==> flow/design.v <==
`timescale 1ns/10ps
module circ(clk, reset, pushin, Xin, Rin, pushout, Yout);
input clk,reset,pushin;
input [23:0] Xin,Rin;
output pushout;
output [23:0] Yout;
reg [23:0] Xl,Rl;
reg V1;
reg [47:0] X2,R2,diff,Diff;
reg V2;
reg V3;
reg [24:0] res;
reg [26:0] rv;
always @(posedge(clk) or posedge(reset)) begin
  if(reset) begin
    V1<=0;
    Xl<=0;
    Rl<=0;
  end else begin
    V1<= pushin;
    Xl<= Xin;
    Rl<= Rin;
  end
end
always @(posedge(clk) or posedge(reset)) begin
  if(reset) begin
    V2 <= 0;
    X2 <= 0;
    R2 <= 0;
  end else begin
    V2 <= V1;
    X2 <= Xl*Xl;
    R2 <= Rl*Rl;
  end
end
always @(posedge(clk) or posedge(reset)) begin
 if(reset) begin
  V3 <= 0;
  Diff <= 0;
 end else begin
  V3 <= V2;
  Diff <= R2-X2;
 end
end
integer ix;
always @(*) begin
 res=0;
 rv=0;
 diff=Diff;
 for(ix=0; ix < 24; ix=ix+1) begin 
   rv = { rv[24:0], diff[47:46] };
   diff={ diff[45:0],2'b0};
   if( { 1'b0,res[23:0],2'b1 } <= rv ) begin
     rv=rv - { 1'b0,res[23:0],2'b1 };
     res = { res[23:0],1'b1 };
   end else res= { res[23:0],1'b0 };
 end
end
assign pushout=V3;
assign Yout = res[23:0];
endmodule
clock: 88.9 ns
lec_check: 0
abc_area: 1
cap_margin: 20
core_margin: 2
core_utilization: 68
cts_cluster_diameter: 237
cts_cluster_size: 100
slew_margin: 20
run.sh (not shown) runs the stock make flow with config.mk's settings and CLKGATE_MAP_FILE=.
The first run ran to the end with no violations.
Next try:
ABC_AREA = unset   (was 1)
CORE_UTILIZATION = 40   (was 68)
CTS_CLUSTER_DIAMETER = unset   (was 237)
CTS_CLUSTER_SIZE = unset   (was 100)
clock period = 80.0 ns   (was 88.9 ns; I/O delays follow)
Result: The new run finished clean. Area after synthesis came out lower by a few percent. Register-to-register slack degrades by 9.3 ns. Routed wire length drops by about a fifth. Sequential cell count is unchanged.
Next try:
CELL_PAD_IN_SITES_DETAIL_PLACEMENT = 2   (was unset)
CELL_PAD_IN_SITES_GLOBAL_PLACEMENT = 1   (was unset)
CORE_MARGIN = 3   (was 2)
CORE_UTILIZATION = 67   (was 40)
MIN_ROUTING_LAYER = met2   (was unset)
SETUP_SLACK_MARGIN = 5.0   (was unset)
TNS_END_PERCENT = 40   (was unset)
This time the run failed in 3_5_place_dp.
Die area decreases by well over a third.
Synthesized cell count does not change.
Area after synthesis stays the same.
Next try:
CELL_PAD_IN_SITES_DETAIL_PLACEMENT = unset   (was 2)
CORE_MARGIN = 2   (was 3)
CORE_UTILIZATION = 53   (was 67)
CTS_CLUSTER_DIAMETER = 237   (was unset)
CTS_CLUSTER_SIZE = 46   (was unset)
MIN_ROUTING_LAYER = unset   (was met2)
PLACE_DENSITY_LB_ADDON = 0.27   (was unset)
SETUP_SLACK_MARGIN = unset   (was 5.0)
SLEW_MARGIN = 0   (was 20)
TNS_END_PERCENT = unset   (was 40)
What happened: With this change the flow went through all stages and came out clean; synthesized area is unchanged; die size rose by 25%; synthesized cell count does not change.
Next try:
CELL_PAD_IN_SITES_GLOBAL_PLACEMENT = unset   (was 1)
CORE_UTILIZATION = 40   (was 53)
CTS_CLUSTER_DIAMETER = unset   (was 237)
CTS_CLUSTER_SIZE = unset   (was 46)
PLACE_DENSITY_LB_ADDON = unset   (was 0.27)
SLEW_MARGIN = 10   (was 0)
TNS_END_PERCENT = 45   (was unset)
Non-clock buffer count drops by 15. Synthesized area stays the same. Core utilization is lower by 14 points. Worst setup slack improves by 0.34 ns. Critical path depth increases by 22.
Next try:
CELL_PAD_IN_SITES_DETAIL_PLACEMENT = 2   (was unset)
CELL_PAD_IN_SITES_GLOBAL_PLACEMENT = 0   (was unset)
CORE_ASPECT_RATIO = 1.14   (was unset)
CORE_MARGIN = 3   (was 2)
CORE_UTILIZATION = 67   (was 40)
HOLD_SLACK_MARGIN = 0.28   (was unset)
MIN_ROUTING_LAYER = met2   (was unset)
SETUP_SLACK_MARGIN = 5.0   (was unset)
SLEW_MARGIN = 20   (was 10)
TNS_END_PERCENT = 40   (was 45)
What happened: The changed run failed in 3_5_place_dp; die area shrinks by 39%; area after synthesis stays the same; synthesized cell count does not change.

* * *

// circ: RTL as listed in full above, without the edits since
clock: 42.8 ns
lec_check: 0
abc_area: 1
cap_margin: 5
core_margin: 2
core_utilization: 72
cts_cluster_diameter: 397
cts_cluster_size: 77
hold_slack_margin: 0.29
place_density: 0.66
setup_slack_margin: -2.0
slew_margin: 20
The first run aborted during global routing.
Rerun with:
Settings changed: ABC_AREA 1 to default, CAP_MARGIN 5 to 20, CORE_UTILIZATION 72 to 45, CTS_CLUSTER_DIAMETER 397 to default, CTS_CLUSTER_SIZE 77 to default, HOLD_SLACK_MARGIN 0.29 to default, PLACE_DENSITY 0.66 to default, SETUP_SLACK_MARGIN -2.0 to default.
Clock period 42.8 ns to 71.4 ns, I/O delays scaled along.
=>
- This time the run went through all stages and came out clean
- synthesized cell count goes down by 23%
- die area goes up by 48%
- synthesized area goes down by 6.9%
Rerun with:
Settings changed: ABC_AREA from default to 1, CORE_UTILIZATION 45 to 72, CTS_CLUSTER_DIAMETER from default to 192, CTS_CLUSTER_SIZE from default to 100, TNS_END_PERCENT from default to 15.
After rerunning:
- The changed run did not get past global routing on ODB-0269
- die area decreases by 33%
- synthesized cell count increases by 29%
- area after synthesis increases by 7.4%

* * *

// circ: RTL as listed in full above, without the edits since
export LEC_CHECK = 0
export ABC_AREA = 1
export CAP_MARGIN = 20
export CORE_MARGIN = 2
export CORE_UTILIZATION = 65
export CTS_CLUSTER_DIAMETER = 344
export HOLD_SLACK_MARGIN = 0.29
export SLEW_MARGIN = 20
create_clock -name core_clock -period 43.5 [get_ports {clk}]
The first run failed in 5_1_grt on GRT-0116.
Then changed:
ABC_AREA = default   (was 1)
CORE_UTILIZATION = 40   (was 65)
CTS_CLUSTER_DIAMETER = default   (was 344)
HOLD_SLACK_MARGIN = default   (was 0.29)
clock period = 77.1 ns   (was 43.5 ns; I/O delays follow)
Now the flow finished clean.
Synthesized area drops by about 7%.
Synthesized cell count drops by about 23%.
Die size increases by about 50%.
Then changed:
ABC_AREA = 1   (was default)
CORE_UTILIZATION = 62   (was 40)
clock period = 88.9 ns   (was 77.1 ns; I/O delays follow)
Effect:
- The changed run went through all stages and came out clean
- setup slack improves by 7.2 ns
- count of clock-buffer cells in the layout stays the same
- cell area came out higher by 1.3%
- die area drops by 30%
- non-clock buffer count fell by 237
- hold slack improved by 0.035 ns
- via count is higher by 20%
- wire length increases by 14%
Then changed:
CORE_UTILIZATION = 65   (was 62)
CTS_CLUSTER_DIAMETER = 379   (was default)
clock period = 53.8 ns   (was 88.9 ns; I/O delays follow)
Non-clock buffer count went up by 242.
Cell area increases by a few percent.
Routed wire length decreases by a few percent.
Then changed:
CORE_UTILIZATION = 60   (was 65)
CTS_CLUSTER_DIAMETER = default   (was 379)
clock period = 61.5 ns   (was 53.8 ns; I/O delays follow)
Wire length goes up slightly.
Sequential cell count does not change.
Clock-buffer cell count goes up by 2.
Final cell count barely changes.
Design area goes down by a few percent.
Then changed:
ABC_AREA = default   (was 1)
CORE_UTILIZATION = 65   (was 60)
clock period = 65.1 ns   (was 61.5 ns; I/O delays follow)
Result:
- This time the run ran to the end with violations: setup timing
- critical path depth climbs by 55
- die area drops by 14%
- global-route usage climbs by 6.7 points
- worst setup slack gets worse by 5.3 ns
- final area climbs by 5.7%

* * *

## before
// circ: RTL as listed in full above, without the edits since
make LEC_CHECK=0 CAP_MARGIN=20 CELL_PAD_IN_SITES_DETAIL_PLACEMENT=0 CORE_MARGIN=2 CORE_UTILIZATION=65 GPL_TIMING_DRIVEN=1 MAX_ROUTING_LAYER=met4 SETUP_SLACK_MARGIN=4.36 SLEW_MARGIN=10 TNS_END_PERCENT=5 finish   # period 29.0 ns
global routing (5_1_grt): before exited with error
[inputs] after vs before
# before
export LEC_CHECK = 0
export CAP_MARGIN = 20
export CELL_PAD_IN_SITES_DETAIL_PLACEMENT = 0
export CORE_MARGIN = 2
export CORE_UTILIZATION = 65
export GPL_TIMING_DRIVEN = 1
export MAX_ROUTING_LAYER = met4
export SETUP_SLACK_MARGIN = 4.36
export SLEW_MARGIN = 10
export TNS_END_PERCENT = 5
create_clock -name core_clock -period 29.0 [get_ports {clk}]
# after
export LEC_CHECK = 0
export CAP_MARGIN = 20
export CORE_MARGIN = 2
export CORE_UTILIZATION = 14
export SLEW_MARGIN = 20
create_clock -name core_clock -period 124.0 [get_ports {clk}]
Findings:
- after went all the way through the flow, and no timing, DRC or antenna check failed.
- From before to after the numbers moved as follows: post-CTS repair timing setup buffer count fell 6, placer congestion estimate fell about 14%.
- Taking before over after, the die size ratio works out to 0.22.
- before → after: area after synthesis ~0 delta; horizontal extent of the die now larger.
- Delta (after minus before): post-cts gate resize count lost 59; placement-stage cell area lost 11%; TritonCTS sink count neither gained nor lost much.

* * *

// circ: RTL as listed in full above, without the edits since
clock: 80.0 ns
lec_check: 0
abc_area: 0
cap_margin: 20
cell_pad_in_sites_global_placement: 1
core_margin: 2
core_utilization: 53
cts_cluster_diameter: 333
cts_cluster_size: 99
place_density: 0.86
slew_margin: 0
tns_end_percent: 5
Rerun with:
- ABC_AREA: 0 -> 1
- PLACE_DENSITY: 0.86 -> unset
- PLACE_DENSITY_LB_ADDON: unset -> 0.27
- TNS_END_PERCENT: 5 -> unset
Clock skew climbs by 0.0085 ns. Routed wire length climbs by about 12%. First-iteration DRC count climbs by about 16%. Cell area climbs by about 3.8%. Worst hold slack loses 0.0043 ns. Clock-buffer cell count drops by 4. Utilization drops by 2.1 points. Critical path depth drops by 49.
Rerun with:
- ABC_AREA: 1 -> 0
- CORE_UTILIZATION: 53 -> 34
- PLACE_DENSITY: unset -> 0.83
- PLACE_DENSITY_LB_ADDON: 0.27 -> unset
Result:
- cell area falls by 2.3%
- worst setup slack is better by 0.41 ns
- register-to-register slack is worse by 2.6 ns
- synthesized cell count falls by 23%
- area after synthesis falls by 6.9%
- via count falls by 14%
- hold slack is better by 0.0070 ns
Rerun with:
- CORE_MARGIN: 2 -> 10
- CORE_UTILIZATION: 34 -> 53
- PLACE_DENSITY: 0.83 -> 0.35
=>
- global-route usage climbs by 9.3 points
- cell area came out lower by 1.5%
- die area shrinks by about 30%
- wire length came out higher by about 1.3%
Rerun with:
- ABC_AREA: 0 -> unset
- CELL_PAD_IN_SITES_DETAIL_PLACEMENT: unset -> 2
- CELL_PAD_IN_SITES_GLOBAL_PLACEMENT: 1 -> 0
- CORE_ASPECT_RATIO: unset -> 1.14
- CORE_MARGIN: 10 -> 3
- CORE_UTILIZATION: 53 -> 42
- CTS_CLUSTER_DIAMETER: 333 -> unset
- CTS_CLUSTER_SIZE: 99 -> 61
- GPL_ROUTABILITY_DRIVEN: unset -> 0
- HOLD_SLACK_MARGIN: unset -> 0.28
- MAX_ROUTING_LAYER: unset -> met4
- MIN_ROUTING_LAYER: unset -> met2
- PLACE_DENSITY: 0.35 -> 0.72
- SETUP_SLACK_MARGIN: unset -> 5.0
- SLEW_MARGIN: 0 -> 20
- TNS_END_PERCENT: unset -> 75
What happened: The changed run never finished: it broke off in global routing (5_1_grt), error GRT-0116. Die area increases by 17%. Synthesized area does not change. Synthesized cell count does not change.

* * *

Starts from the design.v that is shown in full above.
Settings: LEC_CHECK=0, ABC_AREA=1, CAP_MARGIN=15, CELL_PAD_IN_SITES_DETAIL_PLACEMENT=0, CORE_MARGIN=2, CORE_UTILIZATION=72, CTS_CLUSTER_DIAMETER=216, GPL_TIMING_DRIVEN=1, SETUP_SLACK_MARGIN=-2.0, SLEW_MARGIN=30; clock period 45.5 ns.
The first run never finished: it broke off in global routing (5_1_grt).
==> next run, changes <==
- CAP_MARGIN: 15 -> 0
- CELL_PAD_IN_SITES_DETAIL_PLACEMENT: 0 -> not set
- CTS_CLUSTER_DIAMETER: 216 -> 332
- GPL_TIMING_DRIVEN: 1 -> not set
- MAX_ROUTING_LAYER: not set -> met4
- PLACE_DENSITY: not set -> 0.65
- SETUP_SLACK_MARGIN: -2.0 -> not set
- SLEW_MARGIN: 30 -> 20
- clock period: 45.5 -> 38.2 ns (I/O delays scaled with it)
After rerunning: The new run did not get past clock tree synthesis (4_1_cts) with DPL-0033. Die size does not change. Synthesized area does not change. Synthesized cell count stays the same.
==> next run, changes <==
- CAP_MARGIN: 0 -> 5
- CTS_CLUSTER_DIAMETER: 332 -> 397
- CTS_CLUSTER_SIZE: not set -> 36
- MAX_ROUTING_LAYER: met4 -> not set
- PLACE_DENSITY: 0.65 -> 0.66
- SETUP_SLACK_MARGIN: not set -> -2.0
- clock period: 38.2 -> 45.3 ns (I/O delays scaled with it)
Result: The changed run did not get past global routing (5_1_grt) (GRT-0116); die area is unchanged; area after synthesis is unchanged; synthesized cell count stays the same.

* * *

Starts from the design.v that is shown in full above.
==> flow/config.mk <==
export PLATFORM = sky130hd
export DESIGN_NAME = circ
export DESIGN_NICKNAME = circ
export VERILOG_FILES = /design/flow/design.v
export SDC_FILE = /design/flow/constraint.sdc
export NUM_CORES = 4
export LEC_CHECK = 0
export CAP_MARGIN = 20
export CELL_PAD_IN_SITES_DETAIL_PLACEMENT = 0
export CORE_ASPECT_RATIO = 1.05
export CORE_MARGIN = 2
export CORE_UTILIZATION = 68
export GPL_TIMING_DRIVEN = 1
export MAX_ROUTING_LAYER = met4
export SETUP_SLACK_MARGIN = 4.36
export SLEW_MARGIN = 10
==> flow/constraint.sdc <==
create_clock -name core_clock -period 29.0 [get_ports {clk}]
set_input_delay 5.8000 -clock core_clock [delete_from_list [all_inputs] [get_ports {clk}]]
set_output_delay 5.8000 -clock core_clock [all_outputs]
set_load 0.01 [all_outputs]
The baseline failed in global routing (5_1_grt) with GRT-0116.
Next try:
Settings changed: CORE_ASPECT_RATIO 1.05 to 1.17, CORE_UTILIZATION 68 to 66, CTS_CLUSTER_SIZE set to 57.
Clock period 29.0 ns to 31.2 ns, I/O delays scaled along.
The changed run did not get past global routing (5_1_grt), error GRT-0116.
Synthesized cell count does not change.
Die area rises by a few percent.
Synthesized area stays the same.
Next try:
Settings changed: CORE_ASPECT_RATIO 1.17 to not set, CORE_UTILIZATION 66 to 63, CTS_CLUSTER_SIZE 57 to not set, GPL_TIMING_DRIVEN 1 to 0, MAX_ROUTING_LAYER met4 to not set, SETUP_SLACK_MARGIN 4.36 to 5.0.
Clock period 31.2 ns to 44.8 ns, I/O delays scaled along.
The new run ran to the end with violations: negative setup slack; die area rises by 4.7%; synthesized cell count does not change; synthesized area is unchanged.
Next try:
Settings changed: CAP_MARGIN 20 to 40, CELL_PAD_IN_SITES_DETAIL_PLACEMENT 0 to 1, CORE_MARGIN 2 to 5, GPL_ROUTABILITY_DRIVEN set to 0, SLEW_MARGIN 10 to 5, TNS_END_PERCENT set to 55.
Now the flow died in detailed placement (3_5_place_dp); die size rose by 3.6%; synthesized area does not change; synthesized cell count stays the same.
Next try:
Settings changed: ABC_AREA set to 1, CAP_MARGIN 40 to 0, CELL_PAD_IN_SITES_DETAIL_PLACEMENT 1 to 0, CORE_ASPECT_RATIO set to 0.5, CORE_MARGIN 5 to 2, CORE_UTILIZATION 63 to 58, CTS_CLUSTER_DIAMETER set to 331, CTS_CLUSTER_SIZE set to 98, GPL_ROUTABILITY_DRIVEN 0 to not set, SLEW_MARGIN 5 to 10, TNS_END_PERCENT 55 to not set.
Effect: The changed run completed and failed the layout checks on negative setup slack. Synthesized area increases by 7.4%. Die area increases by 13%. Synthesized cell count increases by 29%.
Next try:
Settings changed: CAP_MARGIN 0 to 20, CELL_PAD_IN_SITES_DETAIL_PLACEMENT 0 to not set, CORE_ASPECT_RATIO 0.5 to not set, CTS_CLUSTER_DIAMETER 331 to 344, CTS_CLUSTER_SIZE 98 to not set, GPL_TIMING_DRIVEN 0 to not set, HOLD_SLACK_MARGIN set to 0.29, SETUP_SLACK_MARGIN 5.0 to not set, SLEW_MARGIN 10 to 20.
Clock period 44.8 ns to 43.5 ns, I/O delays scaled along.
The new run finished but failed the layout checks on negative setup slack.
Register-to-register slack loses 1700 ps.
Synthesized area stays the same.
Non-clock buffer count is higher by 1590.
Synthesized cell count is unchanged.
Die size hardly moves.
